## build 2
## pixel_generation
module pixel_generation(
    input clk,                               
    input reset,                             
    input video_on,                          
    input [9:0] x, y,    
    input KEY_UP, KEY_DOWN, KEY_LEFT, KEY_RIGHT,
    output reg [11:0] rgb                    
    );
clock: 7.29 ns
lec_check: 0
cap_margin: 20
core_margin: 2
core_utilization: 72
cts_cluster_diameter: 398
cts_cluster_size: 99
place_density: 0.83
slew_margin: 20
tns_end_percent: 10
run.sh (not shown) runs the stock make flow with config.mk's settings and CLKGATE_MAP_FILE=.
--- input diff build 2..build 42 ---
Settings: changing CTS_CLUSTER_SIZE from 99 to 21; changing CORE_UTILIZATION from 72 to 68; removing PLACE_DENSITY (formerly 0.83); removing TNS_END_PERCENT (formerly 10); removing CTS_CLUSTER_DIAMETER (formerly 398); changing the clock period (ns, I/O delays scaled along) from 7.29 to 4.89.
Notes after the runs:
Comparing transition at the pin with the smallest max-transition slack for build 42 and build 2, the bigger number came from build 2. Build 2 has higher least setup slack across all paths after layout than build 42. Taking build 2 as the reference, in build 42 routed wire length now larger, largest net degree at the start of global routing now smaller. Build 42 ended with more multi-input gate area in the final layout than build 2. Re synthesized area divided by synthesized cell count: no difference whatsoever between build 42 and build 2. Ratio of final minimum period to clock period delta for build 42 relative to build 2: 3.2 points higher. Nothing crashed in build 42 and all stages finished; the problem is that the final layout failed, the offending checks being negative setup slack. Compare build 42 and build 2 | met2 wirelength from detailed routing lower: build 2.
### build 42 -> build 22
Settings: removing CTS_CLUSTER_SIZE (formerly 21); changing CORE_UTILIZATION from 68 to 40; changing the clock period (ns, I/O delays scaled along) from 4.89 to 8.71.
### Flow results
- Build 22: PASS, flow complete, no timing, DRC or antenna violations
- On build 22: non-clock buffer area fraction after layout is 12 points lower than what build 42 gave.
- The lower via count came out of build 22.
- Lower routed wire length was reported by build 22, not build 42.
- Going from build 42 to build 22, mean routed wirelength per cell grew by a few percent.
- Clock distribution area overhead in the final layout (higher): build 22
- Worst hold slack in build 22 is 0.010 ns lower than in build 42
diff inputs: build 22 => build 28
Settings: CORE_UTILIZATION: 40 -> 29; the clock period (ns, I/O delays scaled along): 8.71 -> 14.6.
Between build 22 and build 28, the difference in via count is negligible.
Compared with build 22, build 28 shows a lower number of ordinary and repair buffers in the finished layout.
Worst-case setup margin in the final layout for build 28: 3.25 ns up relative to build 22
Total area of multi-input combinational cells delta (build 28 -> build 22): insignificant
Looking at highest routing layer actually used, the met4 result is from build 22; the met5 one comes from build 28.
Of build 22 and build 28, the run reporting the lower maximum fanout encountered on the critical timing path was build 28.
Build 28 vs. build 22: utilization lost 12 points, data arrival time of the critical path picked up an extra 1.47 ns.
Changes in build 57 relative to build 28:
Settings: CORE_UTILIZATION now 58, was 29; the clock period (ns, I/O delays scaled along) now 8.23, was 14.6.
Findings:
From build 28 to build 57 the numbers moved as follows: portion of the clock cycle consumed by the worst path in the final layout shows an increase of 21 points, vias after detailed routing shows an increase of about 4.4%, inverter tally of the final layout excluding the clock network shows no meaningful change.

== ember ==
Starting RTL as in the previous note.
export LEC_CHECK = 0
export ABC_AREA = 1
export CAP_MARGIN = 15
export CORE_ASPECT_RATIO = 1.39
export CORE_MARGIN = 2
export CORE_UTILIZATION = 72
export CTS_CLUSTER_DIAMETER = 393
export CTS_CLUSTER_SIZE = 10
export PLACE_DENSITY = 0.39
export SLEW_MARGIN = 20
export TNS_END_PERCENT = 10
create_clock -name core_clock -period 4.52 [get_ports {clk}]
ember: it failed with a tool error in global routing (5_1_grt), so there are no final results.
Relative to ember, the following input files were edited for tundra:
Settings: ABC_AREA no longer set, was 1; CAP_MARGIN now 20, was 15; SETUP_SLACK_MARGIN now 2.45, previously not set; CTS_CLUSTER_SIZE no longer set, was 10; CORE_ASPECT_RATIO no longer set, was 1.39; CTS_CLUSTER_DIAMETER no longer set, was 393; PLACE_DENSITY no longer set, was 0.39; CORE_UTILIZATION now 40, was 72; TNS_END_PERCENT no longer set, was 10; the clock period (ns, I/O delays scaled along) now 8.71, was 4.52.
## What came out
No stage failed in tundra, and the final checks on the layout all came back clean.
tundra vs. ember: number of nets at floorplan decreased by 507 relative to the old numbers; simple logic cell fraction of the synthesized area decreased by 23 points relative to the old numbers.
tundra reports a higher fraction of the mapped netlist area in compound gates than ember does.
tundra gives more count of unique library cells instantiated by Yosys than ember did.
Going from ember to tundra, post-synthesis instance area grew slightly.
Diff ember -> tundra: Yosys chip area shows an increase of 220 sq um, total die area shows an increase of 80%, mux contribution to synthesized area shows an increase of 2.1 points.
[inputs] willow vs tundra
Settings: CORE_UTILIZATION now 67, was 40; CTS_CLUSTER_SIZE now 100, previously not set; SETUP_SLACK_MARGIN no longer set, was 2.45; CTS_CLUSTER_DIAMETER now 175, previously not set; the clock period (ns, I/O delays scaled along) now 10.0, was 8.71.
==> results <==
Taking tundra as the reference, in willow required time of the worst setup path went up; hold slack did not really move; combined global-route utilization of all metal layers went up; design area went down.
Relative to tundra, area of the placeable core has gone down in willow.
Compared with tundra, willow shows met3 layer usage reported by global route higher by 16 points.
willow ends up with lower relative area change from synthesis to final layout than tundra does.
Setup changes, willow to amber
Settings: swapping 67 for 40 in CORE_UTILIZATION; clearing CTS_CLUSTER_DIAMETER, which used to be 175; clearing CTS_CLUSTER_SIZE, which used to be 100.
==> comparison <==
Global-route track usage on met2 for amber is lower than for willow. Of amber and willow, the run reporting the lower area added between synthesis and finish was willow. | final critical-path required period | lower: willow |. Going from willow to amber, first-pass iteration count of the detailed router went down; number of tapcells went up; met1 wire length went up. The portion of the clock cycle consumed by the worst path in the final layout of willow and that of amber are within noise of each other.
The inputs of nickel differ from those of amber as listed below.
Settings: CTS_CLUSTER_SIZE: unset -> 99; CTS_CLUSTER_DIAMETER: unset -> 177; CORE_UTILIZATION: 40 -> 21.
Findings:
- [compare] base=amber new=nickel: worst hold slack now sits lower, global router's overall resource usage shrank by 16 points, first-pass detailed-route iteration total shows an increase of 1.
- nickel: met1 routing resource usage after global routing is 24 points lower than what amber reported.
- STATUS detailed-route via count: nickel wins against amber
- Looking at total length of routed met3 wires across nickel and amber, the one that comes out higher is amber.
- As far as maximum number of pins on one net before global-route repair goes, nickel and amber are indistinguishable; the numbers are identical.
### nickel -> yarrow
Settings: removing CTS_CLUSTER_DIAMETER (formerly 177); removing CTS_CLUSTER_SIZE (formerly 99); changing CORE_UTILIZATION from 21 to 57; changing the clock period (ns, I/O delays scaled along) from 10.0 to 8.35.
### Flow results
Looking at the reports, yarrow completed the entire flow and the layout it produced met the timing, design-rule and antenna checks. When the final numbers for yarrow and nickel were put side by side, the cell area after layout turned out to be greater in nickel. Per the comparison of yarrow with nickel, met3 layer usage reported by global route higher, last weighted congestion value of the routability-driven placer shows an increase of about 2%.
